### design/flow/config.mk
export PLATFORM = sky130hd
export DESIGN_NAME = cordic_rotation_top
export DESIGN_NICKNAME = cordic_rotation_top
export VERILOG_FILES = /design/flow/design.v
export SDC_FILE = /design/flow/constraint.sdc
export NUM_CORES = 4
export LEC_CHECK = 0
export CAP_MARGIN = 20
export CELL_PAD_IN_SITES_DETAIL_PLACEMENT = 1
export CORE_MARGIN = 2
export CORE_UTILIZATION = 25
export HOLD_SLACK_MARGIN = -0.05
export PLACE_DENSITY = 0.95
export SETUP_SLACK_MARGIN = -0.24
export SLEW_MARGIN = 10
### design/flow/constraint.sdc
create_clock -name core_clock -period 3.35 [get_ports {clk}]
set_input_delay 0.6700 -clock core_clock [delete_from_list [all_inputs] [get_ports {clk}]]
set_output_delay 0.6700 -clock core_clock [all_outputs]
set_load 0.01 [all_outputs]
### design/flow/design.v
`timescale 1ns / 1ps
module stages_rotation #(parameter data_width=16,angle_width=16,cordic_steps=16,stage_number=1)(
    input clk,
    input nreset,
    input enable,
    input signed [data_width-1:0] x_vec_in,
    input signed [data_width-1:0] y_vec_in,
    input signed [angle_width-1:0]angle_in,
    input signed [angle_width-1:0]target_angle,
    output signed [data_width-1:0] x_vec_out,
    output signed [data_width-1:0] y_vec_out,
    output reg signed [angle_width-1:0]angle_out,
    output reg signed [angle_width-1:0]target_angle_out,
    output reg done
    );
    wire signed [angle_width-1:0] atan [cordic_steps-1:0];
    assign atan[0] = 20'h02000; 
    assign atan[1] = 20'h012E4;
    assign atan[2] = 20'h009FB;
    assign atan[3] = 20'h00511;
    assign atan[4] = 20'h0028B;
    assign atan[5] = 20'h00145;
    assign atan[6] = 20'h000A2;
    assign atan[7] = 20'h00051;
    assign atan[8] = 20'h00028;
    assign atan[9] = 20'h00014;
    assign atan[10] = 20'h0000A;
    assign atan[11] = 20'h00005;
    assign atan[12] = 20'h00002;
    assign atan[13] = 20'h00001;
    assign atan[14] = 20'h00000;
    assign atan[15] = 20'h00000;
    reg signed [data_width-1:0]x_temp_out,y_temp_out;
    assign x_vec_out = x_temp_out;
    assign y_vec_out = y_temp_out;
    always @(posedge clk) begin
        if (~nreset) begin
            x_temp_out <= $signed({data_width{1'b0}});
            y_temp_out <= $signed({data_width{1'b0}});
				angle_out <= 0;
            done <= 1'b0;
        end
        else begin
            if (enable) begin
                if ($signed(target_angle) <= $signed(angle_in)) begin
                    x_temp_out <= x_vec_in + (y_vec_in>>>(stage_number-1));
                    y_temp_out <= y_vec_in - (x_vec_in>>>(stage_number-1));
                    angle_out <= angle_in - atan[stage_number-1];
                end
                else begin
                    x_temp_out <= x_vec_in - (y_vec_in>>>(stage_number-1));
                    y_temp_out <= y_vec_in + (x_vec_in>>>(stage_number-1));
                    angle_out <= angle_in + atan[(stage_number-1)];
                end
                target_angle_out <= target_angle;
                done <= 1'b1;
            end
            else begin
                x_temp_out <= $signed({data_width{1'b0}});
                y_temp_out <= $signed({data_width{1'b0}});
					 angle_out <= 0;
                done <= 1'b0;
            end
        end
    end
endmodule
`timescale 1ns / 1ps
module cordic_rotation_top#(parameter data_width=16,cordic_steps=16,angle_width=20)(
    input clk,
    input nreset,
    input enable,
    input signed [data_width-1:0] x_vec_in,
    input signed [data_width-1:0] y_vec_in,
    input [angle_width-1:0] target_angle,
    output wire signed  [data_width-1:0] x_vec_out,
    output wire signed  [data_width-1:0] y_vec_out,
    output reg done
    );
    wire signed [data_width-1:0] x [0:cordic_steps-1];
    wire signed [data_width-1:0] y [0:cordic_steps-1];
    wire signed [angle_width-1:0] angle_stages [0:cordic_steps-1];
    wire [1:cordic_steps] status;
	 reg signed [data_width-1+16:0] temp_x_vec_out,temp_y_vec_out;
	 wire done_last_stage;
	 reg signed [data_width-1:0] temp_x_vec_in,temp_y_vec_in;
	 reg [angle_width-1:0]temp_t_ang;
	 wire signed [angle_width-1:0] temp_target_angle [0:cordic_steps-1];
	 reg temp_enable;
	 always @(posedge clk) begin
		if(~nreset) begin
			temp_x_vec_in <= {data_width{1'b0}};
			temp_y_vec_in <= {data_width{1'b0}};
			temp_t_ang <= {angle_width{1'b0}};
			temp_enable <= 1'b0;
		end
		else begin
			if (enable) begin
				temp_enable <= 1'b1;				
				if ($signed(target_angle)>=$signed(20'h04000)) begin
				    if ($signed(target_angle)>=$signed(20'h08000)) begin
				        if ($signed(target_angle)>=$signed(20'h0C000)) begin
				            temp_x_vec_in <= x_vec_in;
                            temp_y_vec_in <= y_vec_in;
                            temp_t_ang <= $signed(target_angle) - $signed(20'h10000);
   				        end
				        else begin
				            temp_x_vec_in <= -x_vec_in;
                            temp_y_vec_in <= -y_vec_in;
                            temp_t_ang <= $signed(target_angle) - $signed(20'h08000);
				        end
				    end
				    else begin
                        temp_x_vec_in <= -x_vec_in;
                        temp_y_vec_in <= -y_vec_in;
                        temp_t_ang <= $signed(target_angle) - $signed(20'h08000);
  				    end
				end
                else if ($signed(target_angle)<=$signed(-20'h04000)) begin
                    if ($signed(target_angle)<=$signed(-20'h08000)) begin
                        if ($signed(target_angle)<=$signed(-20'h0C000)) begin
				            temp_x_vec_in <= x_vec_in;
                            temp_y_vec_in <= y_vec_in;
                            temp_t_ang <= $signed(target_angle) + $signed(20'h10000);
                        end
                        else begin
				            temp_x_vec_in <= -x_vec_in;
                            temp_y_vec_in <= -y_vec_in;
                            temp_t_ang <= $signed(target_angle) + $signed(20'h08000);
                        end
                    end
                    else begin
                        temp_x_vec_in <= -x_vec_in;
                        temp_y_vec_in <= -y_vec_in;
                        temp_t_ang <= $signed(target_angle) + $signed(20'h08000);
                    end
                end
				else begin
					temp_x_vec_in <= x_vec_in;
					temp_y_vec_in <= y_vec_in;
					temp_t_ang <= $signed(target_angle);
				end
			end
			else begin
				temp_enable <= 1'b0;
				temp_x_vec_in <= {data_width{1'b0}};
				temp_y_vec_in <= {data_width{1'b0}};
				temp_t_ang <= {angle_width{1'b0}};
			end
		end
	 end
    assign status[1] = temp_enable;
    assign x[0] = temp_x_vec_in;
    assign y[0] = temp_y_vec_in;
    assign angle_stages[0] = {angle_width{1'b0}};
    assign temp_target_angle[0] = temp_t_ang;
    genvar i;
    generate
        for (i=1;i<cordic_steps-1;i=i+1) begin:gen_rotation
            stages_rotation #(
                .data_width(data_width),
                .angle_width(angle_width),
                .cordic_steps(cordic_steps),
                .stage_number(i)
                )
            first(
                .clk(clk),
                .nreset(nreset),
                .enable(status[i]),
                .x_vec_in(x[i-1]),
                .y_vec_in(y[i-1]),
                .angle_in(angle_stages[i-1]),
                .target_angle(temp_target_angle[i-1]),
                .x_vec_out(x[i]),
                .y_vec_out(y[i]),
                .angle_out(angle_stages[i]),
                .target_angle_out(temp_target_angle[i]),
                .done(status[i+1])
                );
        end
    endgenerate
    stages_rotation #(
        .data_width(data_width),
        .angle_width(angle_width),
        .cordic_steps(cordic_steps),
        .stage_number(cordic_steps-1)
        )
    last(
        .clk(clk),
        .nreset(nreset),
        .enable(status[cordic_steps-1]),
        .x_vec_in(x[cordic_steps-2]),
        .y_vec_in(y[cordic_steps-2]),
        .angle_in(angle_stages[cordic_steps-2]),
        .target_angle(temp_target_angle[cordic_steps-2]),
        .x_vec_out(x[cordic_steps-1]),
        .y_vec_out(y[cordic_steps-1]),
        .angle_out(angle_stages[cordic_steps-1]),
        .target_angle_out(temp_target_angle[cordic_steps-1]),
        .done(done_last_stage)
        );
    reg counter;
	assign x_vec_out = temp_x_vec_out[data_width+7:8];
	assign y_vec_out = temp_y_vec_out[data_width+7:8];
	 always @(posedge clk) begin
        if (~nreset) begin
            done <= 1'b0;
        end
        else begin
            done <= done_last_stage;
            if (done_last_stage) begin
                    temp_x_vec_out <= $signed(x[cordic_steps-1])*$signed(16'b0000000010011011);
                    temp_y_vec_out <= $signed(y[cordic_steps-1])*$signed(16'b0000000010011011);
            end
        end
    end
endmodule
### design/flow/run.sh
#!/bin/bash
# the make line also repeats each setting of config.mk as NAME=value (left out here)
make -C /OpenROAD-flow-scripts/flow DESIGN_CONFIG=/design/flow/config.mk WORK_HOME=/design/flow/orfs CLKGATE_MAP_FILE= finish
==> impl_metrics.csv, run 1 <==
group,metric,value,unit
status,outcome,"stopped before the end",
status,last_stage_reached,"global routing",
status,first-error,"[ERROR GRT-0116] Global routing finished with congestion. Check the congestion regions in the DRC Viewer.",
placement,place.detailed.instances,13952,
floorplan,die.size.x,547,um
placement,dp_hpwl,327,mm
placement,gp_congestion,0.930,
logic_synthesis,yosys-dominant-comb-family,"adder cells",
global_routing,gr-usage-all-layers,62.3,%
floorplan,num_rows,199,
clocking,htreeDepth,3,
logic_synthesis,top_cells_by_area,"sky130_fd_sc_hd__dfxtp_1 (22%), sky130_fd_sc_hd__ha_1 (18%), sky130_fd_sc_hd__edfxtp_1 (13%)",
logic_synthesis,synthSimpleGateAreaFrac,14.6,%
logic_synthesis,synthDominantCellAreaShare,21.6,%
floorplan,die_h,547,um
logic_synthesis,count_of_state_elements_after_synthesis,1109,
logic_synthesis,yosysWarningCount,16,
clocking,numCtsBuffers,112,
logic_synthesis,count_of_unique_library_cells_instantiated_by_yosys,88,
floorplan,core_util_floorplan,25.1,%
placement,pre_cts_ws,-2.90,ns
clocking,cts-hold-fix-buffers,0,
placement,port_buffers,87,
placement,placedInstanceArea,96300,um2
logic_synthesis,async_reset_ff_share,0,%
logic_synthesis,area_of_the_synthesized_netlist_per_yosys_stat,73800,um2
logic_synthesis,synth_nets,9371,
logic_synthesis,synth-xor-area-share,8.82,%
floorplan,chip_area,300000,um2
clocking,cts-root-to-sink-buffers,3,
floorplan,io_pins,88,
logic_synthesis,portion_of_netlist_area_occupied_by_mux_cells,0.995,%
logic_synthesis,synth_area,73800,um2
global_routing,global_route.overflow_total,10269,
logic_synthesis,synthDominantAreaCellType,"sky130_fd_sc_hd__dfxtp_1",
floorplan,floorplan_core_area,294000,um2
clocking,clock-root-buffer,"sky130_fd_sc_hd__clkbuf_16",
clocking,cts.sink_count,1109,
logic_synthesis,post_synth.cell_area_avg,9.10,um2
logic_synthesis,postSynthCellCount,8108,
logic_synthesis,ys_seq_share,34.3,%
logic_synthesis,synth-adder-area-share,21.8,%
logic_synthesis,commonest_register_cell_after_synthesis,"sky130_fd_sc_hd__dfxtp_1",
logic_synthesis,post_synth_most_frequent_cells,"sky130_fd_sc_hd__ha_1 (1082), sky130_fd_sc_hd__nor2_1 (1044), sky130_fd_sc_hd__dfxtp_1 (797), sky130_fd_sc_hd__inv_1 (770), sky130_fd_sc_hd__a21oi_1 (487)",
logic_synthesis,synth-edff-count,312,
logic_synthesis,aoi_share,14.6,%
logic_synthesis,yosysMostFrequentCell,"sky130_fd_sc_hd__ha_1",
logic_synthesis,yosys-stat-cells,8108,
## stage by stage
stage	hold WS, ns	total power, mW
after floorplan	0.408	16.2
after global placement	0.416	17.1
after detailed placement	0.428	17.8
after CTS	0.406	32.2
## layer usage
layer  overflow  GRT usage, %
met3        463          52.8
met5         35          35.9
met4       2546          62.3
met1        484          62.5
met2       6741          71.9
## timing repair
action | 4_1_cts
setup buffers | 385
gates resized | 922
cloned | 2
endpoints found under the setup margin | 644
endpoints found under the hold margin | 0
pin swaps | 533
==> run 2: changes to the inputs <==
- CELL_PAD_IN_SITES_DETAIL_PLACEMENT: 1 -> unset
- CORE_ASPECT_RATIO: unset -> 0.88
- CORE_UTILIZATION: 25 -> 72
- CTS_CLUSTER_SIZE: unset -> 100
- HOLD_SLACK_MARGIN: -0.05 -> unset
- PLACE_DENSITY: 0.95 -> 0.64
- SETUP_SLACK_MARGIN: -0.24 -> 0.58
- SLEW_MARGIN: 10 -> 20
- clock period: 3.35 -> 5.37 ns (I/O delays scaled with it)
==> impl_metrics.csv, run 2 <==
group,metric,value,unit
power_and_ir_drop,internal_power,13.9,mW
power_and_ir_drop,gate_power_share,9.7,%
final_timing,clock_skew,0.0351,ns
worst_setup_path,timing.critical_path.from,"gen_rotation[9].first.target_angle_out[5]",
worst_setup_path,crit_fanout,5,
logic_synthesis,synth-edff-count,312,
min_path,timing.hold.worst.class,"flop to flop",
logic_synthesis,commonest_register_cell_after_synthesis,"sky130_fd_sc_hd__dfxtp_1",
worst_setup_path,critical_path_depth,27,
logic_synthesis,synthSimpleGateAreaFrac,14.6,%
worst_setup_path,path_delay_family,"AND-OR/OR-AND gates",
logic_synthesis,aoi_share,14.6,%
power_and_ir_drop,dominant_power_group,"registers",
clocking,clk-insertion-delay-late,0.76,ns
logic_synthesis,area_of_the_synthesized_netlist_per_yosys_stat,73800,um2
global_routing,gr-usage-all-layers,35.7,%
logic_synthesis,postSynthCellCount,8108,
global_routing,maximum_number_of_pins_on_one_net_before_global_route_repair,52,
routing,drcViolationCount,0,
power_and_ir_drop,worst_ir_drop_vdd,0.000348,V
logic_synthesis,ys_seq_share,34.3,%
logic_synthesis,synth-xor-area-share,8.82,%
clocking,htreeDepth,3,
worst_setup_path,cp.arrival,6.30,ns
min_path,holdPathStages,0,
logic_synthesis,yosysMostFrequentCell,"sky130_fd_sc_hd__ha_1",
placement,port_buffers,87,
placement,gp_congestion,1.01,
logic_synthesis,post_synth.cell_area_avg,9.10,um2
global_routing,global_route.overflow_total,0,
placement,placedInstanceArea,77000,um2
global_routing,grtUsageMet3,5.37,%
final_timing,min_period_over_period,106,%
clocking,clock-root-buffer,"sky130_fd_sc_hd__clkbuf_16",
min_path,min_from,"temp_t_ang[6]",
cells_and_area,layout.cell_area.non_filler,88500,um2
global_routing,global_route.peak_usage_layer,"met2",
clocking,cts.reportedPaths.clkPinSlew,0.07,ns
global_routing,antenna_violations_before_repair,2,
floorplan,die_h,304,um
floorplan,die.size.x,345,um
power_and_ir_drop,total_power,18.6,mW
worst_setup_path,crit_path_top_delay_cell,"sky130_fd_sc_hd__edfxtp_1",
floorplan,core_util_floorplan,72.4,%
clocking,cts-root-to-sink-buffers,3,
final_timing,timing.max_slew.rel_slack,28.2,%
logic_synthesis,synthDominantAreaCellType,"sky130_fd_sc_hd__dfxtp_1",
routing,route.vias.total,63727,
logic_synthesis,synth-adder-area-share,21.8,%
power_and_ir_drop,p_sw_share,25.4,%
routing,routed_via_density,6.25,
power_and_ir_drop,combinational_cell_power_consumption,1.81,mW
logic_synthesis,count_of_unique_library_cells_instantiated_by_yosys,88,
worst_setup_path,timing_worst_setup_path_type,"flop to flop",
placement,pre_cts_ws,-0.112,ns
cells_and_area,synthToLayoutAreaGrowth,20.0,%
worst_setup_path,reg2reg_from,"gen_rotation[9].first.target_angle_out[5]",
logic_synthesis,yosys-dominant-comb-family,"adder cells",
worst_setup_path,timing.critical_path.slowest_cell_delay,0.48,ns
power_and_ir_drop,power_per_cell_area,210,nW/um2
floorplan,chip_area,105000,um2
worst_setup_path,cp.required,5.98,ns
final_timing,rsz0062_at_grt,"yes",
final_timing,finalWorstSetupSlack,-0.328,ns
power_and_ir_drop,p_clk,8.16,mW
status,so.violations,"setup timing",
power_and_ir_drop,leakage_power_figure,40.2,nW
status,outcome,"failed layout checks",
routing,residual_antenna_violating_net_count_after_detailed_routing,0,
final_timing,final_number_of_setup_violating_endpoints,11,
worst_setup_path,timing.reg2reg.worst_path_depth,27,
job,timing.max_cap.violations,0,
routing,drt-initial-drc-count,5976,
logic_synthesis,portion_of_netlist_area_occupied_by_mux_cells,0.995,%
job,warnings,76,
routing,detail_route.first_pass.iterations,8,
final_timing,worst_pin_slew,1.08,ns
logic_synthesis,synth_area,73800,um2
worst_setup_path,timing.critical_path.from_type,"flop",
final_timing,finalHoldViolations,0,
logic_synthesis,synth_nets,9371,
worst_setup_path,crit-reg2reg-capture,"gen_rotation[10].first.y_temp_out[13]",
logic_synthesis,top_cells_by_area,"sky130_fd_sc_hd__dfxtp_1 (22%), sky130_fd_sc_hd__ha_1 (18%), sky130_fd_sc_hd__edfxtp_1 (13%)",
floorplan,num_rows,110,
clocking,cts.sink_count,1109,
worst_setup_path,worstSetupEndpointType,"flop",
logic_synthesis,async_reset_ff_share,0,%
placement,dp_hpwl,137,mm
cells_and_area,finalNetCount,10016,
worst_setup_path,crit_buf_inv,5,
logic_synthesis,post_synth_most_frequent_cells,"sky130_fd_sc_hd__ha_1 (1082), sky130_fd_sc_hd__nor2_1 (1044), sky130_fd_sc_hd__dfxtp_1 (797), sky130_fd_sc_hd__inv_1 (770), sky130_fd_sc_hd__a21oi_1 (487)",
cells_and_area,fillerInstances,5188,
final_timing,max_clock_freq,176,MHz
power_and_ir_drop,total_switching_power,4.72,mW
routing,detail_route.wirelength,213,mm
cells_and_area,post-route-util,86.8,%
global_routing,met2_usage,60.7,%
final_timing,timing.final.max_slew_violations,0,
cells_and_area,seq_cell_area,25400,um2
clocking,numCtsBuffers,111,
logic_synthesis,yosys-stat-cells,8108,
min_path,worst_hold_path.endpoint,"gen_rotation[1].first.target_angle_out[6]",
clocking,cts-hold-fix-buffers,0,
routing,wl_per_cell,20.9,um
floorplan,io_pins,88,
global_routing,grt.met1_usage,46.4,%
logic_synthesis,synthDominantCellAreaShare,21.6,%
global_routing,vias_in_the_first_global_route,60886,
logic_synthesis,count_of_state_elements_after_synthesis,1109,
cells_and_area,logic_cell_area,48700,um2
power_and_ir_drop,sequential_group_power,8.67,mW
clocking,cts_tree,"yes",
final_timing,final_period_minus_worst_setup_slack,5.70,ns
worst_setup_path,setup.worst_path.end,"gen_rotation[10].first.y_temp_out[13]",
floorplan,floorplan_core_area,102000,um2
logic_synthesis,yosysWarningCount,16,
power_and_ir_drop,power.share.clock,43.8,%
power_and_ir_drop,power_frac_seq,46.5,%
global_routing,global_route_wire_length_before_repair,309,mm
worst_setup_path,worst-r2r-setup-slack,-0.33,ns
## run 2: area by class of cell
class / instances / share of cell area (%)
Sequential cell: 1109 / 28.7
Multi-Input combinational cell: 6063 / 55.0
Inverter: 773 / 3.32
Antenna cell: 2 / 0.00565
Timing Repair Buffer: 694 / 6.83
Clock inverter: 71 / 0.807
Timing Repair inverter: 1 / 0.00565
Tap cell: 1344 / 1.90
Clock buffer: 139 / 3.45
## run 2: stage by stage
step	cells	hold WS (ns)	setup TNS (ns)
6_report	10196	0.432	-1.31
3_5_place_dp	9471	0.420	-0.389
3_3_place_gp	9471	0.417	0
5_1_grt	10196	0.441	-2.99
2_1_floorplan	8108	0.408	0
4_1_cts	9991	0.430	0
## run 2: what timing repair did
action | in CTS | in global routing
buffers inserted | 302 | 200
gates resized | 330 | 578
pin swaps | 268 | 384
setup endpoints to repair | 233 | 292
cloned | 8 | 2
## run 2: per-layer routing
layer	routed length, um	part of all wire, %	vias up
li1	-	-	29543
met1	85200	40	30319
met2	102000	48	2970
met3	15700	7.4	891
met4	10600	5.0	4
met5	20	0.0094	-
==> run 3: changes to the inputs <==
- CORE_ASPECT_RATIO: 0.88 -> unset
- CORE_UTILIZATION: 72 -> 71
- CTS_CLUSTER_SIZE: 100 -> 18
- PLACE_DENSITY: 0.64 -> 0.6
- SETUP_SLACK_MARGIN: 0.58 -> unset
- clock period: 5.37 -> 5.63 ns (I/O delays scaled with it)
==> impl_metrics.csv, run 3 <==
group,metric,value,unit
status,outcome,"timing/DRC/antenna clean",
worst_setup_path,setup.worst_path.end,"gen_rotation[7].first.angle_out[19]",
final_timing,max_clock_freq,184,MHz
power_and_ir_drop,total_power,18.1,mW
clocking,htreeDepth,3,
clocking,cts-root-to-sink-buffers,3,
logic_synthesis,synth-adder-area-share,21.8,%
power_and_ir_drop,p_clk,8.36,mW
job,timing.max_cap.violations,0,
floorplan,chip_area,107000,um2
power_and_ir_drop,dominant_power_group,"the clock network",
logic_synthesis,synth_area,73800,um2
clocking,cts-hold-fix-buffers,0,
power_and_ir_drop,internal_power,13.8,mW
logic_synthesis,ys_seq_share,34.3,%
logic_synthesis,synth_nets,9371,
final_timing,rsz0062_at_grt,"yes",
final_timing,timing.final.max_slew_violations,0,
power_and_ir_drop,power_frac_seq,45.6,%
power_and_ir_drop,worst_ir_drop_vdd,0.000297,V
worst_setup_path,worst_path_most_repeated_cell,"sky130_fd_sc_hd__a21o_1",
cells_and_area,fillerInstances,7079,
power_and_ir_drop,combinational_cell_power_consumption,1.51,mW
logic_synthesis,post_synth.cell_area_avg,9.10,um2
worst_setup_path,timing.critical_path.slowest_cell_delay,0.43,ns
logic_synthesis,post_synth_most_frequent_cells,"sky130_fd_sc_hd__ha_1 (1082), sky130_fd_sc_hd__nor2_1 (1044), sky130_fd_sc_hd__dfxtp_1 (797), sky130_fd_sc_hd__inv_1 (770), sky130_fd_sc_hd__a21oi_1 (487)",
final_timing,min_period_over_period,96.5,%
worst_setup_path,cp.required,6.20,ns
min_path,worst_hold_path.endpoint,"gen_rotation[1].first.target_angle_out[4]",
global_routing,vias_in_the_first_global_route,57067,
global_routing,maximum_number_of_pins_on_one_net_before_global_route_repair,82,
logic_synthesis,yosys-dominant-comb-family,"adder cells",
power_and_ir_drop,gate_power_share,8.3,%
floorplan,io_pins,88,
worst_setup_path,path_delay_family,"AND-OR/OR-AND gates",
logic_synthesis,yosysWarningCount,16,
logic_synthesis,synthDominantCellAreaShare,21.6,%
routing,routed_via_density,5.91,
floorplan,die_h,326,um
worst_setup_path,timing.critical_path.from,"gen_rotation[6].first.target_angle_out[5]",
logic_synthesis,aoi_share,14.6,%
logic_synthesis,yosysMostFrequentCell,"sky130_fd_sc_hd__ha_1",
min_path,min_from,"temp_t_ang[4]",
routing,drt-initial-drc-count,3812,
logic_synthesis,synth-edff-count,312,
cells_and_area,synthToLayoutAreaGrowth,10.4,%
floorplan,num_rows,118,
worst_setup_path,worst-r2r-setup-slack,0.20,ns
power_and_ir_drop,leakage_power_figure,37.0,nW
global_routing,gr-usage-all-layers,32.2,%
clocking,clk-insertion-delay-late,0.72,ns
worst_setup_path,reg2reg_from,"gen_rotation[6].first.target_angle_out[5]",
routing,detail_route.wirelength,175,mm
min_path,timing.hold.worst.class,"flop to flop",
routing,route.vias.total,57604,
worst_setup_path,crit_path_top_delay_cell,"sky130_fd_sc_hd__edfxtp_1",
logic_synthesis,portion_of_netlist_area_occupied_by_mux_cells,0.995,%
floorplan,floorplan_core_area,103000,um2
power_and_ir_drop,power.share.clock,46.1,%
final_timing,timing.max_slew.rel_slack,26.6,%
logic_synthesis,commonest_register_cell_after_synthesis,"sky130_fd_sc_hd__dfxtp_1",
worst_setup_path,timing.reg2reg.worst_path_depth,23,
final_timing,final_period_minus_worst_setup_slack,5.43,ns
clocking,numCtsBuffers,115,
power_and_ir_drop,total_switching_power,4.31,mW
worst_setup_path,cp.arrival,6.01,ns
logic_synthesis,postSynthCellCount,8108,
logic_synthesis,count_of_unique_library_cells_instantiated_by_yosys,88,
final_timing,worst_pin_slew,1.09,ns
logic_synthesis,top_cells_by_area,"sky130_fd_sc_hd__dfxtp_1 (22%), sky130_fd_sc_hd__ha_1 (18%), sky130_fd_sc_hd__edfxtp_1 (13%)",
worst_setup_path,crit_fanout,41,
routing,drcViolationCount,0,
floorplan,die.size.x,326,um
logic_synthesis,async_reset_ff_share,0,%
worst_setup_path,timing_worst_setup_path_type,"flop to flop",
logic_synthesis,count_of_state_elements_after_synthesis,1109,
logic_synthesis,yosys-stat-cells,8108,
clocking,cts_tree,"yes",
final_timing,setup_tns,0,ns
routing,residual_antenna_violating_net_count_after_detailed_routing,0,
worst_setup_path,crit_buf_inv,1,
clocking,clock-root-buffer,"sky130_fd_sc_hd__clkbuf_16",
final_timing,final_number_of_setup_violating_endpoints,0,
final_timing,clock_skew,0.0224,ns
final_timing,finalHoldViolations,0,
worst_setup_path,timing.critical_path.from_type,"flop",
power_and_ir_drop,power_per_cell_area,223,nW/um2
routing,detail_route.first_pass.iterations,7,
logic_synthesis,synthDominantAreaCellType,"sky130_fd_sc_hd__dfxtp_1",
floorplan,core_util_floorplan,71.4,%
clocking,cts.sink_count,1109,
logic_synthesis,synthSimpleGateAreaFrac,14.6,%
power_and_ir_drop,sequential_group_power,8.27,mW
power_and_ir_drop,p_sw_share,23.7,%
min_path,holdPathStages,0,
global_routing,antenna_violations_before_repair,1,
logic_synthesis,area_of_the_synthesized_netlist_per_yosys_stat,73800,um2
global_routing,global_route_wire_length_before_repair,284,mm
cells_and_area,finalNetCount,9526,
placement,port_buffers,87,
global_routing,global_route.overflow_total,0,
logic_synthesis,synth-xor-area-share,8.82,%
job,warnings,76,
placement,dp_hpwl,134,mm
routing,wl_per_cell,18.0,um
worst_setup_path,worstSetupEndpointType,"flop",
worst_setup_path,critical_path.cell_chain,"ha_1 > a21o_1 > a21o_1 > a21o_1 > a211oi_1 > o21bai_1 > a31oi_1 > mux2_2 > o21ai_4 > buf_12 > ha_1 > a21o_1 > a21oi_1 > o21bai_1 > a21oi_1 > o21bai_1 > a21oi_1 > o21ai_1 > o41ai_2 > o21ai_0 > o41ai_2 > xnor2_1 > nor2_1",
clocking,cts.reportedPaths.clkPinSlew,0.06,ns
worst_setup_path,critical_path_depth,23,
worst_setup_path,crit-reg2reg-capture,"gen_rotation[7].first.angle_out[19]",
placement,gp_congestion,0.941,
-- run 3: cell type report --
cell class	instances	area (um2)	area share, %
diodes	1	2.50	0.00307
clock buffers	153	3390	4.17
clock inverters	66	826	1.01
inverters	773	2910	3.57
multi-input cells	6063	45500	55.8
flip-flops and latches	1109	25300	31.1
well taps	1380	1730	2.12
repair buffers	201	1820	2.24
-- run 3: per-layer routing --
metal	GRT usage [%]	wire length (um)	up-vias
li1	-	-	28527
met1	42.1	76500	27238
met2	55.6	84500	1455
met3	3.89	8210	384
met4	10.7	5880	0
met5	0	0	-
-- run 3: timing repair --
item	4_1_cts	5_1_grt
gates cloned	0	2
endpoints found under the setup margin	16	118
setup buffers	1	20
gates resized	11	173
pin swaps	1	18
-- run 3: stage by stage --
| step | worst slack, ns | util (%) | hold WS, ns | std cells | instance area, um2 |
|---|---|---|---|---|---|
| floorplan | -0.0117 | - | 0.408 | 8108 | 73800 |
| global placement | 0.0957 | 74.1 | 0.415 | 9503 | 76600 |
| detailed placement | -0.200 | 74.1 | 0.420 | 9503 | 76600 |
| CTS | -0.00909 | 78.2 | 0.429 | 9723 | 80800 |
| global route | -0.169 | 78.8 | 0.445 | 9745 | 81500 |
| finish | 0.195 | 78.8 | 0.436 | 9746 | 81500 |
==> run 4: changes to the inputs <==
- CAP_MARGIN: 20 -> 5
- CELL_PAD_IN_SITES_DETAIL_PLACEMENT: unset -> 0
- CTS_CLUSTER_SIZE: 18 -> unset
- SLEW_MARGIN: 20 -> 15
- TNS_END_PERCENT: unset -> 10
- clock period: 5.63 -> 6.0 ns (I/O delays scaled with it)
==> impl_metrics.csv, run 4 <==
group,metric,value,unit
worst_setup_path,crit_buf_inv,3,
clocking,cts-hold-fix-buffers,0,
floorplan,floorplan_core_area,103000,um2
power_and_ir_drop,power.share.clock,45.0,%
cells_and_area,fillerInstances,7277,
routing,routed_via_density,5.87,
cells_and_area,finalNetCount,9480,
global_routing,global_route_wire_length_before_repair,280,mm
logic_synthesis,synthSimpleGateAreaFrac,14.6,%
routing,residual_antenna_violating_net_count_after_detailed_routing,0,
logic_synthesis,yosys-dominant-comb-family,"adder cells",
clocking,cts_tree,"yes",
routing,antennaDiodeCount,0,
clocking,htreeDepth,3,
routing,route.vias.total,56965,
final_timing,timing.final.max_slew_violations,0,
worst_setup_path,setup.worst_path.end,"gen_rotation[13].first.angle_out[19]",
floorplan,die.size.x,326,um
final_timing,timing.max_slew.rel_slack,27.2,%
placement,dp_hpwl,133,mm
worst_setup_path,reg2reg_from,"gen_rotation[12].first.target_angle_out[15]",
logic_synthesis,area_of_the_synthesized_netlist_per_yosys_stat,73800,um2
power_and_ir_drop,sequential_group_power,7.76,mW
job,timing.max_cap.violations,0,
final_timing,max_clock_freq,175,MHz
global_routing,gr-usage-all-layers,31.6,%
logic_synthesis,synthDominantAreaCellType,"sky130_fd_sc_hd__dfxtp_1",
power_and_ir_drop,power_per_cell_area,207,nW/um2
logic_synthesis,synth_nets,9371,
worst_setup_path,timing.critical_path.from_type,"flop",
worst_setup_path,timing.reg2reg.worst_path_depth,21,
power_and_ir_drop,dominant_power_group,"registers",
clocking,cts.reportedPaths.clkPinSlew,0.06,ns
logic_synthesis,yosys-stat-cells,8108,
floorplan,die_h,326,um
worst_setup_path,critical_path_depth,21,
final_timing,setup_tns,0,ns
clocking,clock-root-buffer,"sky130_fd_sc_hd__clkbuf_16",
worst_setup_path,path_delay_family,"AND-OR/OR-AND gates",
global_routing,vias_in_the_first_global_route,56690,
worst_setup_path,critical_path.cell_chain,"ha_1 > nand4_1 > nor4_1 > buf_4 > a21bo_2 > and3_1 > o21ai_2 > buf_4 > ha_1 > a21oi_1 > o21bai_1 > a21oi_1 > o21bai_1 > a21oi_1 > o21ai_0 > o41ai_1 > o21ai_0 > o41ai_1 > buf_4 > xnor2_1 > nor2_1",
logic_synthesis,portion_of_netlist_area_occupied_by_mux_cells,0.995,%
floorplan,core_util_floorplan,71.4,%
floorplan,chip_area,107000,um2
logic_synthesis,yosysMostFrequentCell,"sky130_fd_sc_hd__ha_1",
logic_synthesis,top_cells_by_area,"sky130_fd_sc_hd__dfxtp_1 (22%), sky130_fd_sc_hd__ha_1 (18%), sky130_fd_sc_hd__edfxtp_1 (13%)",
cells_and_area,post-route-util,77.9,%
logic_synthesis,synth_area,73800,um2
global_routing,antenna_violations_before_repair,0,
clocking,clk-insertion-delay-late,0.72,ns
power_and_ir_drop,power_frac_seq,46.6,%
worst_setup_path,timing.critical_path.slowest_cell_delay,0.48,ns
logic_synthesis,synth-edff-count,312,
power_and_ir_drop,p_sw_share,23.6,%
logic_synthesis,synth-xor-area-share,8.82,%
worst_setup_path,timing.critical_path.from,"gen_rotation[12].first.target_angle_out[15]",
global_routing,global_route.overflow_total,0,
power_and_ir_drop,internal_power,12.7,mW
routing,detail_route.first_pass.iterations,6,
logic_synthesis,async_reset_ff_share,0,%
final_timing,rsz0062_at_grt,"yes",
power_and_ir_drop,leakage_power_figure,36.4,nW
final_timing,clock_skew,0.0301,ns
placement,gp_congestion,0.947,
routing,detail_route.wirelength,171,mm
logic_synthesis,postSynthCellCount,8108,
power_and_ir_drop,total_switching_power,3.92,mW
routing,drcViolationCount,0,
power_and_ir_drop,gate_power_share,8.4,%
worst_setup_path,worst-r2r-setup-slack,0.29,ns
routing,wl_per_cell,17.6,um
final_timing,finalHoldViolations,0,
logic_synthesis,synth-adder-area-share,21.8,%
final_timing,final_period_minus_worst_setup_slack,5.71,ns
logic_synthesis,ys_seq_share,34.3,%
logic_synthesis,post_synth.cell_area_avg,9.10,um2
floorplan,io_pins,88,
clocking,cts-root-to-sink-buffers,3,
worst_setup_path,timing_worst_setup_path_type,"flop to flop",
final_timing,hold_ws,0.439,ns
routing,drt-initial-drc-count,3877,
min_path,holdPathStages,0,
worst_setup_path,crit_fanout,17,
cells_and_area,logic_cell_area,45100,um2
min_path,min_from,"temp_t_ang[7]",
worst_setup_path,cp.required,6.58,ns
final_timing,min_period_over_period,95.2,%
logic_synthesis,yosysWarningCount,16,
worst_setup_path,crit_path_top_delay_cell,"sky130_fd_sc_hd__edfxtp_1",
global_routing,maximum_number_of_pins_on_one_net_before_global_route_repair,53,
logic_synthesis,post_synth_most_frequent_cells,"sky130_fd_sc_hd__ha_1 (1082), sky130_fd_sc_hd__nor2_1 (1044), sky130_fd_sc_hd__dfxtp_1 (797), sky130_fd_sc_hd__inv_1 (770), sky130_fd_sc_hd__a21oi_1 (487)",
worst_setup_path,worstSetupEndpointType,"flop",
logic_synthesis,commonest_register_cell_after_synthesis,"sky130_fd_sc_hd__dfxtp_1",
logic_synthesis,count_of_unique_library_cells_instantiated_by_yosys,88,
power_and_ir_drop,combinational_cell_power_consumption,1.40,mW
worst_setup_path,crit-reg2reg-capture,"gen_rotation[13].first.angle_out[19]",
floorplan,num_rows,118,
final_timing,worst_pin_slew,1.08,ns
logic_synthesis,synthDominantCellAreaShare,21.6,%
logic_synthesis,aoi_share,14.6,%
power_and_ir_drop,p_clk,7.48,mW
cells_and_area,seq_cell_area,25300,um2
clocking,numCtsBuffers,115,
power_and_ir_drop,worst_ir_drop_vdd,0.000259,V
status,outcome,"timing/DRC/antenna clean",
worst_setup_path,cp.arrival,6.29,ns
final_timing,final_number_of_setup_violating_endpoints,0,
job,warnings,74,
logic_synthesis,count_of_state_elements_after_synthesis,1109,
min_path,worst_hold_path.endpoint,"gen_rotation[1].first.target_angle_out[7]",
placement,port_buffers,87,
cells_and_area,synthToLayoutAreaGrowth,9.03,%
clocking,cts.sink_count,1109,
min_path,timing.hold.worst.class,"flop to flop",
run 4: repair_timing:
| action | CTS | global route |
|---|---|---|
| resized | 0 | 35 |
| setup buffers | 0 | 2 |
| endpoints found under the setup margin | 0 | 38 |
run 4: layer usage:
layer	part of all wire, %	track usage (%)
met5	0	0
met3	4.1	3.63
met4	3.5	11.2
met2	48	54.5
met1	44	41.1
run 4: area by class of cell:
| class | count | area share [%] |
|---|---|---|
| Tap cell | 1380 | 2.15 |
| Timing Repair Buffer | 155 | 1.74 |
| Inverter | 773 | 3.61 |
| Clock buffer | 151 | 3.98 |
| Sequential cell | 1109 | 31.5 |
| Multi-Input combinational cell | 6063 | 56.1 |
| Clock inverter | 68 | 0.967 |
run 4: metrics by stage:
| stage | worst slack, ns | instance area (um2) | total power [mW] | cells |
|---|---|---|---|---|
| final | 0.286 | 80500 | 16.6 | 9699 |
| after global routing | -0.0455 | 80500 | 17.2 | 9699 |
| after CTS | 0.164 | 80300 | 16.7 | 9697 |
| after detailed placement | 0.222 | 76300 | 9.27 | 9478 |
| after global placement | 0.332 | 76300 | 9.25 | 9478 |
| after floorplan | 0.295 | 73800 | 8.96 | 8108 |
==> run 5: changes to the inputs <==
- CAP_MARGIN: 5 -> 20
- CELL_PAD_IN_SITES_DETAIL_PLACEMENT: 0 -> unset
- CTS_CLUSTER_DIAMETER: unset -> 357
- CTS_CLUSTER_SIZE: unset -> 25
- PLACE_DENSITY: 0.6 -> 0.64
- SETUP_SLACK_MARGIN: unset -> 1.21
- SLEW_MARGIN: 15 -> 20
- TNS_END_PERCENT: 10 -> unset
- clock period: 6.0 -> 4.64 ns (I/O delays scaled with it)
==> impl_metrics.csv, run 5 <==
group,metric,value,unit
floorplan,io_pins,88,
worst_setup_path,crit_fanout,19,
routing,residual_antenna_violating_net_count_after_detailed_routing,0,
global_routing,global_route.overflow_total,0,
routing,routed_via_density,6.81,
power_and_ir_drop,internal_power,13.1,mW
power_and_ir_drop,total_switching_power,4.86,mW
logic_synthesis,synthDominantCellAreaShare,21.6,%
final_timing,min_period_over_period,138,%
final_timing,final_number_of_setup_violating_endpoints,309,
power_and_ir_drop,power.share.clock,30.6,%
routing,drcViolationCount,0,
logic_synthesis,count_of_state_elements_after_synthesis,1109,
final_timing,finalHoldViolations,0,
power_and_ir_drop,combinational_cell_power_consumption,2.44,mW
placement,port_buffers,87,
logic_synthesis,post_synth.cell_area_avg,9.10,um2
clocking,cts-root-to-sink-buffers,3,
global_routing,grtUsageMet3,4.79,%
worst_setup_path,timing.critical_path.from,"gen_rotation[7].first.angle_out[5]",
final_timing,timing.final.max_slew_violations,2,
logic_synthesis,async_reset_ff_share,0,%
status,outcome,"failed layout checks",
worst_setup_path,cp.arrival,6.97,ns
floorplan,die_h,326,um
logic_synthesis,synth-edff-count,312,
floorplan,num_rows,118,
worst_setup_path,worstSetupEndpointType,"flop",
global_routing,global_route_wire_length_before_repair,332,mm
logic_synthesis,synth-xor-area-share,8.82,%
routing,wl_per_cell,25.4,um
power_and_ir_drop,sequential_group_power,10.0,mW
worst_setup_path,cp.required,5.22,ns
power_and_ir_drop,p_clk,5.50,mW
job,warnings,77,
cells_and_area,post-route-util,92.4,%
worst_setup_path,timing.reg2reg.worst_path_depth,26,
global_routing,global_route.peak_usage_layer,"met2",
global_routing,met2_usage,69.0,%
logic_synthesis,synthSimpleGateAreaFrac,14.6,%
floorplan,core_util_floorplan,71.4,%
worst_setup_path,timing.critical_path.slowest_cell_delay,1.15,ns
cells_and_area,finalNetCount,10797,
worst_setup_path,crit_path_top_delay_cell,"sky130_fd_sc_hd__xnor2_1",
job,timing.max_cap.violations,1,
final_timing,rsz0062_at_grt,"yes",
status,so.violations,"capacitance limit, slew limit, setup timing",
logic_synthesis,yosysMostFrequentCell,"sky130_fd_sc_hd__ha_1",
worst_setup_path,timing_worst_setup_path_type,"flop to flop",
logic_synthesis,postSynthCellCount,8108,
logic_synthesis,aoi_share,14.6,%
final_timing,final_period_minus_worst_setup_slack,6.39,ns
min_path,min_from,"temp_t_ang[2]",
power_and_ir_drop,worst_ir_drop_vdd,0.000290,V
logic_synthesis,ys_seq_share,34.3,%
logic_synthesis,commonest_register_cell_after_synthesis,"sky130_fd_sc_hd__dfxtp_1",
clocking,cts_tree,"yes",
logic_synthesis,yosys-stat-cells,8108,
worst_setup_path,crit-reg2reg-capture,"gen_rotation[8].first.y_temp_out[12]",
min_path,worst_hold_path.endpoint,"gen_rotation[1].first.target_angle_out[2]",
global_routing,grt.met1_usage,42.4,%
logic_synthesis,yosys-dominant-comb-family,"adder cells",
worst_setup_path,critical_path_depth,26,
clocking,clock-root-buffer,"sky130_fd_sc_hd__clkbuf_16",
final_timing,finalWorstSetupSlack,-1.75,ns
floorplan,die.size.x,326,um
logic_synthesis,portion_of_netlist_area_occupied_by_mux_cells,0.995,%
logic_synthesis,area_of_the_synthesized_netlist_per_yosys_stat,73800,um2
placement,placedInstanceArea,83800,um2
min_path,holdPathStages,0,
global_routing,gr-usage-all-layers,37.7,%
logic_synthesis,synth-adder-area-share,21.8,%
logic_synthesis,count_of_unique_library_cells_instantiated_by_yosys,88,
logic_synthesis,synth_area,73800,um2
global_routing,vias_in_the_first_global_route,67645,
power_and_ir_drop,dominant_power_group,"registers",
clocking,clk-insertion-delay-late,0.72,ns
clocking,htreeDepth,2,
worst_setup_path,path_delay_family,"AND-OR/OR-AND gates",
final_timing,clock_skew,0.0395,ns
logic_synthesis,yosysWarningCount,16,
worst_setup_path,reg2reg_from,"gen_rotation[7].first.angle_out[5]",
logic_synthesis,synth_nets,9371,
final_timing,max_clock_freq,157,MHz
placement,dp_hpwl,142,mm
min_path,timing.hold.worst.class,"flop to flop",
routing,detail_route.wirelength,278,mm
logic_synthesis,synthDominantAreaCellType,"sky130_fd_sc_hd__dfxtp_1",
floorplan,chip_area,107000,um2
power_and_ir_drop,power_frac_seq,55.9,%
worst_setup_path,worst-r2r-setup-slack,-1.75,ns
worst_setup_path,timing.critical_path.from_type,"flop",
power_and_ir_drop,leakage_power_figure,43.9,nW
power_and_ir_drop,gate_power_share,13.6,%
clocking,cts.sink_count,1109,
global_routing,maximum_number_of_pins_on_one_net_before_global_route_repair,79,
global_routing,antenna_violations_before_repair,18,
cells_and_area,synthToLayoutAreaGrowth,29.4,%
cells_and_area,layout.cell_area.non_filler,95500,um2
logic_synthesis,top_cells_by_area,"sky130_fd_sc_hd__dfxtp_1 (22%), sky130_fd_sc_hd__ha_1 (18%), sky130_fd_sc_hd__edfxtp_1 (13%)",
worst_setup_path,crit_buf_inv,8,
final_timing,worst_pin_slew,1.51,ns
routing,detail_route.first_pass.iterations,13,
placement,gp_congestion,0.931,
worst_setup_path,setup.worst_path.end,"gen_rotation[8].first.y_temp_out[12]",
clocking,cts.reportedPaths.clkPinSlew,0.11,ns
power_and_ir_drop,power_per_cell_area,188,nW/um2
final_timing,timing.max_slew.rel_slack,-0.425,%
clocking,numCtsBuffers,50,
routing,drt-initial-drc-count,9351,
floorplan,floorplan_core_area,103000,um2
worst_setup_path,worst_path_most_repeated_cell,"sky130_fd_sc_hd__buf_4",
logic_synthesis,post_synth_most_frequent_cells,"sky130_fd_sc_hd__ha_1 (1082), sky130_fd_sc_hd__nor2_1 (1044), sky130_fd_sc_hd__dfxtp_1 (797), sky130_fd_sc_hd__inv_1 (770), sky130_fd_sc_hd__a21oi_1 (487)",
routing,route.vias.total,74660,
power_and_ir_drop,p_sw_share,27.0,%
power_and_ir_drop,total_power,18.0,mW
-- run 5: through the flow --
| step | std cells | worst slack [ns] | setup TNS, ns | hold slack, ns |
|---|---|---|---|---|
| floorplan | 8108 | -0.363 | -2.89 | 0.408 |
| global placement | 10193 | -0.274 | -10.66 | 0.415 |
| detailed placement | 10193 | -0.462 | -26.91 | 0.418 |
| CTS | 10733 | -0.291 | -6.68 | 0.441 |
| global route | 10947 | -1.66 | -166.87 | 0.454 |
| finish | 10956 | -1.75 | -131.26 | 0.440 |
-- run 5: area by class of cell --
class                      instances  area, um2
sequential                      1109      25400
fill                            3587       7850
antenna                           11       27.5
multi-input combinational       6063      50900
clock inverter                     2       25.0
clock buffer                      81       1390
inverter                         773       2990
tap                             1380       1730
timing repair buffer            1537      13000
-- run 5: metal layers --
layer	vias to the layer above	share of wire [%]
li1	31039	-
met1	34418	33
met2	6426	46
met3	2769	11
met4	8	11
met5	-	0.017
-- run 5: repair_timing --
action | 4_1_cts | 5_1_grt
buffers inserted | 456 | 212
gates cloned | 1 | 0
resized | 500 | 588
setup endpoints to repair | 583 | 646
pin swaps | 545 | 465
hold buffers | 0 | 0
==> run 6: changes to the inputs <==
- CAP_MARGIN: 20 -> 25
- CORE_ASPECT_RATIO: unset -> 1.4
- CORE_MARGIN: 2 -> 7
- CORE_UTILIZATION: 71 -> 59
- CTS_CLUSTER_DIAMETER: 357 -> 252
- CTS_CLUSTER_SIZE: 25 -> unset
- GPL_ROUTABILITY_DRIVEN: unset -> 0
- GPL_TIMING_DRIVEN: unset -> 0
- HOLD_SLACK_MARGIN: unset -> 0.12
- MAX_ROUTING_LAYER: unset -> met4
- MIN_ROUTING_LAYER: unset -> met1
- PLACE_DENSITY: 0.64 -> unset
- SETUP_SLACK_MARGIN: 1.21 -> unset
- SLEW_MARGIN: 20 -> 35
- TNS_END_PERCENT: unset -> 5
- clock period: 4.64 -> 7.32 ns (I/O delays scaled with it)
==> impl_metrics.csv, run 6 <==
group,metric,value,unit
status,outcome,"timing/DRC/antenna clean",
clocking,clk-insertion-delay-late,0.75,ns
clocking,htreeDepth,3,
global_routing,grt.met1_usage,24.7,%
logic_synthesis,commonest_register_cell_after_synthesis,"sky130_fd_sc_hd__dfxtp_1",
final_timing,final_number_of_setup_violating_endpoints,0,
global_routing,met2_usage,54.8,%
floorplan,floorplan_core_area,124000,um2
final_timing,min_period_over_period,94.9,%
worst_setup_path,cp.arrival,7.53,ns
worst_setup_path,timing.reg2reg.worst_path_depth,23,
worst_setup_path,critical_path.cell_chain,"ha_1 > a21oi_1 > o21a_1 > o21ai_1 > a2111oi_4 > nand2_1 > xnor2_1 > nor2_1 > clkbuf_1 > clkinvlp_4 > fa_1 > a21o_1 > a21oi_1 > o21bai_1 > a21oi_1 > o21bai_1 > a21oi_1 > o21ai_0 > o41ai_1 > o21ai_0 > o41ai_1 > xor2_1 > nor2_1",
final_timing,final_period_minus_worst_setup_slack,6.95,ns
worst_setup_path,crit_buf_inv,2,
power_and_ir_drop,total_switching_power,3.27,mW
logic_synthesis,yosysMostFrequentCell,"sky130_fd_sc_hd__ha_1",
routing,detail_route.wirelength,188,mm
worst_setup_path,crit-reg2reg-capture,"gen_rotation[14].first.angle_out[18]",
routing,antennaDiodeCount,0,
routing,detail_route.first_pass.iterations,6,
final_timing,finalHoldViolations,0,
global_routing,grtUsageMet3,2.90,%
floorplan,chip_area,135000,um2
clocking,cts-root-to-sink-buffers,3,
global_routing,maximum_number_of_pins_on_one_net_before_global_route_repair,28,
worst_setup_path,critical_path_depth,23,
power_and_ir_drop,dominant_power_group,"registers",
final_timing,hold_ws,0.428,ns
worst_setup_path,reg2reg_from,"gen_rotation[13].first.target_angle_out[11]",
min_path,worst_hold_path.endpoint,"gen_rotation[1].first.target_angle_out[12]",
logic_synthesis,aoi_share,14.6,%
power_and_ir_drop,internal_power,10.3,mW
worst_setup_path,worst-r2r-setup-slack,0.37,ns
final_timing,max_clock_freq,144,MHz
final_timing,timing.final.max_slew_violations,0,
power_and_ir_drop,worst_ir_drop_vdd,0.000258,V
job,warnings,73,
floorplan,die_h,433,um
worst_setup_path,timing.critical_path.from,"gen_rotation[13].first.target_angle_out[11]",
logic_synthesis,count_of_state_elements_after_synthesis,1109,
final_timing,rsz0062_at_grt,"yes",
clocking,cts_tree,"yes",
clocking,numCtsBuffers,111,
routing,residual_antenna_violating_net_count_after_detailed_routing,0,
power_and_ir_drop,leakage_power_figure,36.2,nW
global_routing,vias_in_the_first_global_route,58145,
worst_setup_path,worst_path_most_repeated_cell,"sky130_fd_sc_hd__a21oi_1",
worst_setup_path,timing.critical_path.from_type,"flop",
logic_synthesis,synthSimpleGateAreaFrac,14.6,%
worst_setup_path,crit_path_top_delay_cell,"sky130_fd_sc_hd__a2111oi_4",
power_and_ir_drop,p_sw_share,24.1,%
power_and_ir_drop,power_per_cell_area,168,nW/um2
logic_synthesis,synthDominantCellAreaShare,21.6,%
global_routing,gr-usage-all-layers,27.8,%
power_and_ir_drop,p_clk,6.04,mW
routing,wl_per_cell,18.7,um
cells_and_area,finalNetCount,9579,
final_timing,clock_skew,0.0263,ns
placement,dp_hpwl,154,mm
logic_synthesis,yosys-dominant-comb-family,"adder cells",
power_and_ir_drop,power_frac_seq,46.8,%
logic_synthesis,synth-adder-area-share,21.8,%
logic_synthesis,postSynthCellCount,8108,
logic_synthesis,synthDominantAreaCellType,"sky130_fd_sc_hd__dfxtp_1",
global_routing,global_route_wire_length_before_repair,294,mm
worst_setup_path,setup.worst_path.end,"gen_rotation[14].first.angle_out[18]",
floorplan,io_pins,88,
global_routing,antenna_violations_before_repair,0,
logic_synthesis,top_cells_by_area,"sky130_fd_sc_hd__dfxtp_1 (22%), sky130_fd_sc_hd__ha_1 (18%), sky130_fd_sc_hd__edfxtp_1 (13%)",
worst_setup_path,timing_worst_setup_path_type,"flop to flop",
final_timing,timing.max_slew.rel_slack,33.8,%
power_and_ir_drop,combinational_cell_power_consumption,1.18,mW
floorplan,die.size.x,313,um
routing,drt-initial-drc-count,2748,
logic_synthesis,count_of_unique_library_cells_instantiated_by_yosys,88,
min_path,holdPathStages,0,
power_and_ir_drop,gate_power_share,8.7,%
cells_and_area,fillerInstances,10431,
placement,port_buffers,85,
worst_setup_path,path_delay_family,"AND-OR/OR-AND gates",
logic_synthesis,synth-xor-area-share,8.82,%
cells_and_area,synthToLayoutAreaGrowth,9.47,%
logic_synthesis,post_synth.cell_area_avg,9.10,um2
clocking,cts.reportedPaths.clkPinSlew,0.07,ns
min_path,min_from,"temp_t_ang[12]",
global_routing,global_route.peak_usage_layer,"met2",
routing,routed_via_density,5.66,
logic_synthesis,yosys-stat-cells,8108,
logic_synthesis,async_reset_ff_share,0,%
clocking,clock-root-buffer,"sky130_fd_sc_hd__clkbuf_16",
logic_synthesis,post_synth_most_frequent_cells,"sky130_fd_sc_hd__ha_1 (1082), sky130_fd_sc_hd__nor2_1 (1044), sky130_fd_sc_hd__dfxtp_1 (797), sky130_fd_sc_hd__inv_1 (770), sky130_fd_sc_hd__a21oi_1 (487)",
logic_synthesis,portion_of_netlist_area_occupied_by_mux_cells,0.995,%
logic_synthesis,synth_nets,9371,
logic_synthesis,area_of_the_synthesized_netlist_per_yosys_stat,73800,um2
cells_and_area,stdcell_count,10038,
placement,place.detailed.instances,9829,
final_timing,worst_pin_slew,0.993,ns
routing,drcViolationCount,0,
clocking,cts.sink_count,1109,
logic_synthesis,synth-edff-count,312,
logic_synthesis,yosysWarningCount,16,
worst_setup_path,timing.critical_path.slowest_cell_delay,0.56,ns
worst_setup_path,cp.required,7.91,ns
floorplan,core_util_floorplan,59.4,%
logic_synthesis,ys_seq_share,34.3,%
job,timing.max_cap.violations,0,
worst_setup_path,crit_fanout,10,
logic_synthesis,synth_area,73800,um2
global_routing,global_route.overflow_total,0,
power_and_ir_drop,total_power,13.6,mW
min_path,timing.hold.worst.class,"flop to flop",
routing,route.vias.total,56811,
floorplan,num_rows,153,
worst_setup_path,worstSetupEndpointType,"flop",
power_and_ir_drop,sequential_group_power,6.36,mW
power_and_ir_drop,power.share.clock,44.5,%
run 6: per-layer routing:
metal,part of all wire [%],vias to the layer above
li1,-,28649
met4,7.7,0
met1,35,26343
met2,55,1176
met3,2.8,643
met5,0,-
run 6: what timing repair did:
item | in CTS | in global routing
buffers inserted | 0 | 1
resized | 0 | 11
endpoints found under the setup margin | 0 | 12
hold buffers | 0 | 0
endpoints found under the hold margin | 0 | 0
run 6: area by class of cell:
cell class              instances  area (um2)  share of cell area, %
plain buffers                 163         641                  0.793
repair buffers                 95         970                   1.20
clock inverters                52         551                  0.681
inverters                     773        2910                   3.60
well taps                    1627        2040                   2.52
multi-input cells            6063       45000                   55.7
clock buffers                 156        3360                   4.16
flip-flops and latches       1109       25300                   31.3
run 6: metrics by stage:
step                      setup WS [ns]  instance area [um2]  setup TNS [ns]  utilization, %
after floorplan                    1.61                73800               0               -
after global placement           -0.115                76700          -0.329            61.7
after detailed placement         0.0519                76900               0            61.9
after CTS                        0.0213                80800               0            65.0
after global routing            -0.0635                80800         -0.0635            65.0
final                             0.374                80800               0            65.0
==> run 7: changes to the inputs <==
- CAP_MARGIN: 25 -> 20
- CORE_ASPECT_RATIO: 1.4 -> unset
- CORE_MARGIN: 7 -> 2
- CORE_UTILIZATION: 59 -> 72
- CTS_CLUSTER_DIAMETER: 252 -> unset
- GPL_ROUTABILITY_DRIVEN: 0 -> unset
- GPL_TIMING_DRIVEN: 0 -> unset
- HOLD_SLACK_MARGIN: 0.12 -> unset
- MAX_ROUTING_LAYER: met4 -> unset
- MIN_ROUTING_LAYER: met1 -> unset
- PLACE_DENSITY: unset -> 0.65
- SLEW_MARGIN: 35 -> 20
- TNS_END_PERCENT: 5 -> unset
- clock period: 7.32 -> 4.81 ns (I/O delays scaled with it)
==> impl_metrics.csv, run 7 <==
group,metric,value,unit
routing,detail_route.wirelength,258,mm
cells_and_area,post-route-util,92.1,%
worst_setup_path,crit-reg2reg-capture,"gen_rotation[14].first.x_temp_out[15]",
placement,port_buffers,87,
cells_and_area,seq_cell_area,25400,um2
status,outcome,"failed layout checks",
floorplan,die.size.x,324,um
floorplan,io_pins,88,
cells_and_area,synthToLayoutAreaGrowth,27.0,%
logic_synthesis,synthDominantCellAreaShare,21.6,%
worst_setup_path,crit_path_top_delay_cell,"sky130_fd_sc_hd__dfxtp_1",
logic_synthesis,synthSimpleGateAreaFrac,14.6,%
logic_synthesis,yosys-dominant-comb-family,"adder cells",
logic_synthesis,yosys-stat-cells,8108,
global_routing,global_route_wire_length_before_repair,324,mm
final_timing,finalWorstSetupSlack,-1.48,ns
power_and_ir_drop,dominant_power_group,"registers",
worst_setup_path,cp.required,5.47,ns
cells_and_area,logic_cell_area,49700,um2
final_timing,final_number_of_setup_violating_endpoints,231,
power_and_ir_drop,p_clk,9.59,mW
routing,routed_via_density,6.63,
final_timing,finalHoldViolations,0,
power_and_ir_drop,combinational_cell_power_consumption,2.20,mW
logic_synthesis,yosysMostFrequentCell,"sky130_fd_sc_hd__ha_1",
global_routing,vias_in_the_first_global_route,64548,
final_timing,max_clock_freq,159,MHz
power_and_ir_drop,power_per_cell_area,229,nW/um2
global_routing,global_route.overflow_total,0,
clocking,cts-hold-fix-buffers,0,
routing,route.vias.total,71447,
final_timing,worst_pin_slew,1.42,ns
clocking,cts-root-to-sink-buffers,3,
power_and_ir_drop,power.share.clock,44.7,%
clocking,cts.sink_count,1109,
min_path,worst_hold_path.endpoint,"gen_rotation[1].first.target_angle_out[4]",
floorplan,num_rows,117,
logic_synthesis,post_synth.cell_area_avg,9.10,um2
worst_setup_path,timing.critical_path.slowest_cell_delay,0.64,ns
logic_synthesis,synth_area,73800,um2
power_and_ir_drop,internal_power,16.0,mW
final_timing,hold_ws,0.435,ns
logic_synthesis,count_of_state_elements_after_synthesis,1109,
floorplan,core_util_floorplan,72.5,%
worst_setup_path,setup.worst_path.end,"gen_rotation[14].first.x_temp_out[15]",
clocking,cts_tree,"yes",
final_timing,rsz0062_at_grt,"yes",
placement,pre_cts_ws,-0.640,ns
logic_synthesis,top_cells_by_area,"sky130_fd_sc_hd__dfxtp_1 (22%), sky130_fd_sc_hd__ha_1 (18%), sky130_fd_sc_hd__edfxtp_1 (13%)",
routing,residual_antenna_violating_net_count_after_detailed_routing,0,
power_and_ir_drop,gate_power_share,10.2,%
worst_setup_path,timing.critical_path.from_type,"flop",
cells_and_area,fillerInstances,3745,
worst_setup_path,timing_worst_setup_path_type,"flop to flop",
power_and_ir_drop,sequential_group_power,9.68,mW
logic_synthesis,ys_seq_share,34.3,%
logic_synthesis,synth_nets,9371,
worst_setup_path,worst-r2r-setup-slack,-1.48,ns
logic_synthesis,synth-edff-count,312,
routing,wl_per_cell,24.0,um
logic_synthesis,aoi_share,14.6,%
power_and_ir_drop,total_power,21.5,mW
clocking,cts.reportedPaths.clkPinSlew,0.06,ns
placement,gp_congestion,0.947,
logic_synthesis,count_of_unique_library_cells_instantiated_by_yosys,88,
routing,detail_route.first_pass.iterations,15,
cells_and_area,finalNetCount,10555,
worst_setup_path,cp.arrival,6.95,ns
clocking,clk-insertion-delay-late,0.74,ns
worst_setup_path,timing.reg2reg.worst_path_depth,26,
worst_setup_path,worst_path_most_repeated_cell,"sky130_fd_sc_hd__a21o_1",
logic_synthesis,synthDominantAreaCellType,"sky130_fd_sc_hd__dfxtp_1",
worst_setup_path,reg2reg_from,"gen_rotation[13].first.angle_out[13]",
min_path,timing.hold.worst.class,"flop to flop",
min_path,min_from,"temp_t_ang[4]",
power_and_ir_drop,power_frac_seq,45.1,%
floorplan,die_h,324,um
logic_synthesis,synth-adder-area-share,21.8,%
logic_synthesis,area_of_the_synthesized_netlist_per_yosys_stat,73800,um2
worst_setup_path,worstSetupEndpointType,"flop",
routing,drcViolationCount,0,
logic_synthesis,async_reset_ff_share,0,%
final_timing,timing.final.max_slew_violations,0,
logic_synthesis,synth-xor-area-share,8.82,%
clocking,numCtsBuffers,116,
power_and_ir_drop,total_switching_power,5.49,mW
global_routing,gr-usage-all-layers,38.1,%
final_timing,min_period_over_period,131,%
worst_setup_path,timing.critical_path.from,"gen_rotation[13].first.angle_out[13]",
routing,drt-initial-drc-count,8678,
job,warnings,78,
worst_setup_path,critical_path_depth,26,
power_and_ir_drop,worst_ir_drop_vdd,0.000319,V
job,timing.max_cap.violations,0,
status,so.violations,"setup timing",
final_timing,timing.max_slew.rel_slack,4.27,%
logic_synthesis,postSynthCellCount,8108,
global_routing,antenna_violations_before_repair,26,
floorplan,floorplan_core_area,102000,um2
clocking,htreeDepth,3,
worst_setup_path,crit_fanout,4,
logic_synthesis,commonest_register_cell_after_synthesis,"sky130_fd_sc_hd__dfxtp_1",
floorplan,chip_area,105000,um2
clocking,clock-root-buffer,"sky130_fd_sc_hd__clkbuf_16",
logic_synthesis,post_synth_most_frequent_cells,"sky130_fd_sc_hd__ha_1 (1082), sky130_fd_sc_hd__nor2_1 (1044), sky130_fd_sc_hd__dfxtp_1 (797), sky130_fd_sc_hd__inv_1 (770), sky130_fd_sc_hd__a21oi_1 (487)",
worst_setup_path,crit_buf_inv,4,
global_routing,maximum_number_of_pins_on_one_net_before_global_route_repair,52,
final_timing,clock_skew,0.0245,ns
logic_synthesis,portion_of_netlist_area_occupied_by_mux_cells,0.995,%
final_timing,final_period_minus_worst_setup_slack,6.29,ns
logic_synthesis,yosysWarningCount,16,
power_and_ir_drop,leakage_power_figure,43.2,nW
power_and_ir_drop,p_sw_share,25.6,%
worst_setup_path,path_delay_family,"AND-OR/OR-AND gates",
min_path,holdPathStages,0,
placement,dp_hpwl,142,mm
-- run 7: layer usage --
| metal | global-route usage (%) | vias to the layer above | share of wire (%) |
|---|---|---|---|
| met1 | 44.7 | 33420 | 34 |
| li1 | - | 30638 | - |
| met4 | 19.5 | 26 | 8.7 |
| met2 | 66.8 | 5308 | 46 |
| met5 | 0 | - | 0.12 |
| met3 | 6.52 | 2055 | 11 |
-- run 7: through the flow --
| step | TNS [ns] | cell area (um2) | instances |
|---|---|---|---|
| after CTS | -1.90 | 89000 | 10577 |
| after floorplan | -0.564 | 74500 | 8108 |
| after detailed placement | -38.15 | 82100 | 10166 |
| after global routing | -126.15 | 93700 | 10765 |
| after global placement | -17.09 | 82100 | 10166 |
| final | -87.89 | 93700 | 10773 |
-- run 7: repair_timing --
| item | 4_1_cts | 5_1_grt |
|---|---|---|
| hold endpoints to repair | 0 | 0 |
| setup buffers | 198 | 224 |
| setup endpoints to repair | 213 | 268 |
| gates resized | 413 | 768 |
| cloned | 1 | 0 |
| pin swaps | 346 | 632 |
-- run 7: cell type report --
class	count	share of cell area, %
diodes	12	0.0320
clock buffers	142	3.42
clock inverters	77	0.838
inverters	773	3.14
multi-input cells	6063	53.0
flip-flops and latches	1109	27.1
well taps	1368	1.83
repair buffers	1229	10.6
==> run 8: changes to the inputs <==
- CAP_MARGIN: 20 -> 30
- CELL_PAD_IN_SITES_GLOBAL_PLACEMENT: unset -> 2
- CORE_ASPECT_RATIO: unset -> 0.68
- CORE_MARGIN: 2 -> 8
- CORE_UTILIZATION: 72 -> 23
- CTS_CLUSTER_SIZE: unset -> 100
- GPL_TIMING_DRIVEN: unset -> 0
- MAX_ROUTING_LAYER: unset -> met5
- MIN_ROUTING_LAYER: unset -> met1
- PLACE_DENSITY: 0.65 -> unset
- PLACE_DENSITY_LB_ADDON: unset -> 0.27
- clock period: 4.81 -> 6.0 ns (I/O delays scaled with it)
==> impl_metrics.csv, run 8 <==
group,metric,value,unit
status,outcome,"timing/DRC/antenna clean",
routing,wl_per_cell,19.3,um
worst_setup_path,timing.critical_path.slowest_cell_delay,0.64,ns
final_timing,min_period_over_period,96.6,%
placement,port_buffers,85,
worst_setup_path,timing.critical_path.from_type,"flop",
power_and_ir_drop,sequential_group_power,7.77,mW
power_and_ir_drop,power_frac_seq,42.8,%
worst_setup_path,timing_worst_setup_path_type,"flop to flop",
logic_synthesis,post_synth.cell_area_avg,9.10,um2
logic_synthesis,count_of_state_elements_after_synthesis,1109,
worst_setup_path,crit_fanout,10,
min_path,min_from,"temp_t_ang[7]",
global_routing,maximum_number_of_pins_on_one_net_before_global_route_repair,28,
worst_setup_path,cp.arrival,6.45,ns
logic_synthesis,area_of_the_synthesized_netlist_per_yosys_stat,73800,um2
logic_synthesis,synthDominantAreaCellType,"sky130_fd_sc_hd__dfxtp_1",
job,timing.max_cap.violations,0,
worst_setup_path,crit_path_top_delay_cell,"sky130_fd_sc_hd__xor2_1",
logic_synthesis,commonest_register_cell_after_synthesis,"sky130_fd_sc_hd__dfxtp_1",
routing,detail_route.wirelength,247,mm
power_and_ir_drop,power_per_cell_area,207,nW/um2
logic_synthesis,synth_area,73800,um2
logic_synthesis,synthDominantCellAreaShare,21.6,%
logic_synthesis,synthSimpleGateAreaFrac,14.6,%
final_timing,final_period_minus_worst_setup_slack,5.80,ns
min_path,holdPathStages,0,
global_routing,global_route_wire_length_before_repair,368,mm
clocking,cts.sink_count,1109,
final_timing,timing.final.max_slew_violations,0,
clocking,clk-insertion-delay-late,0.81,ns
floorplan,io_pins,88,
final_timing,worst_pin_slew,0.959,ns
routing,drcViolationCount,0,
global_routing,vias_in_the_first_global_route,56216,
power_and_ir_drop,internal_power,13.6,mW
power_and_ir_drop,p_clk,8.77,mW
worst_setup_path,crit-reg2reg-capture,"gen_rotation[9].first.y_temp_out[11]",
global_routing,global_route.overflow_total,0,
worst_setup_path,crit_buf_inv,6,
final_timing,max_clock_freq,173,MHz
worst_setup_path,worst-r2r-setup-slack,0.20,ns
floorplan,die.size.x,703,um
power_and_ir_drop,dominant_power_group,"the clock network",
logic_synthesis,synth-xor-area-share,8.82,%
job,warnings,74,
logic_synthesis,synth-adder-area-share,21.8,%
placement,gp_congestion,0.826,
clocking,cts.reportedPaths.clkPinSlew,0.06,ns
logic_synthesis,portion_of_netlist_area_occupied_by_mux_cells,0.995,%
routing,residual_antenna_violating_net_count_after_detailed_routing,0,
logic_synthesis,yosys-dominant-comb-family,"adder cells",
worst_setup_path,path_delay_family,"AND-OR/OR-AND gates",
logic_synthesis,yosysWarningCount,16,
logic_synthesis,postSynthCellCount,8108,
worst_setup_path,timing.reg2reg.worst_path_depth,26,
placement,dp_hpwl,204,mm
final_timing,rsz0062_at_grt,"yes",
final_timing,final_number_of_setup_violating_endpoints,0,
power_and_ir_drop,p_sw_share,25.2,%
logic_synthesis,synth_nets,9371,
cells_and_area,post-route-util,27.5,%
routing,detail_route.first_pass.iterations,5,
final_timing,clock_skew,0.0528,ns
floorplan,num_rows,171,
routing,routed_via_density,4.51,
power_and_ir_drop,total_power,18.1,mW
power_and_ir_drop,total_switching_power,4.56,mW
routing,route.vias.total,57829,
clocking,cts-hold-fix-buffers,0,
worst_setup_path,critical_path_depth,26,
## run 8: layout make-up
cell class,instances,area [um2]
Inverter,773,2960
Timing Repair Buffer,200,2020
Clock inverter,60,546
Tap cell,4238,5300
Antenna cell,14,35.0
Multi-Input combinational cell,6064,46500
Timing Repair inverter,1,5.00
Sequential cell,1109,25400
Clock buffer,197,4200
Fill cell,34024,232000
Buffer,155,749
## run 8: routing by layer
| metal | share of wire [%] | vias up | global-route usage (%) |
|---|---|---|---|
| met5 | 0.0049 | - | 0 |
| met4 | 1.3 | 2 | 2.30 |
| met3 | 6.5 | 189 | 3.09 |
| met2 | 29 | 1141 | 15.0 |
| met1 | 63 | 27534 | 25.9 |
| li1 | - | 28963 | - |
## run 8: what timing repair did
| action | in CTS | in global routing |
|---|---|---|
| pin swaps | 21 | 67 |
| gates cloned | 2 | 1 |
| setup endpoints to repair | 223 | 161 |
| buffers inserted | 34 | 43 |
| resized | 186 | 282 |
## run 8: metrics by stage
step / setup WS (ns) / std cells
floorplan: 0.295 / 8108
global placement: -3.10 / 12431
detailed placement: -2.24 / 12459
CTS: -0.0495 / 12745
global route: -0.0411 / 12798
finish: 0.204 / 12811
Power is estimated from default activity; no workload was simulated.
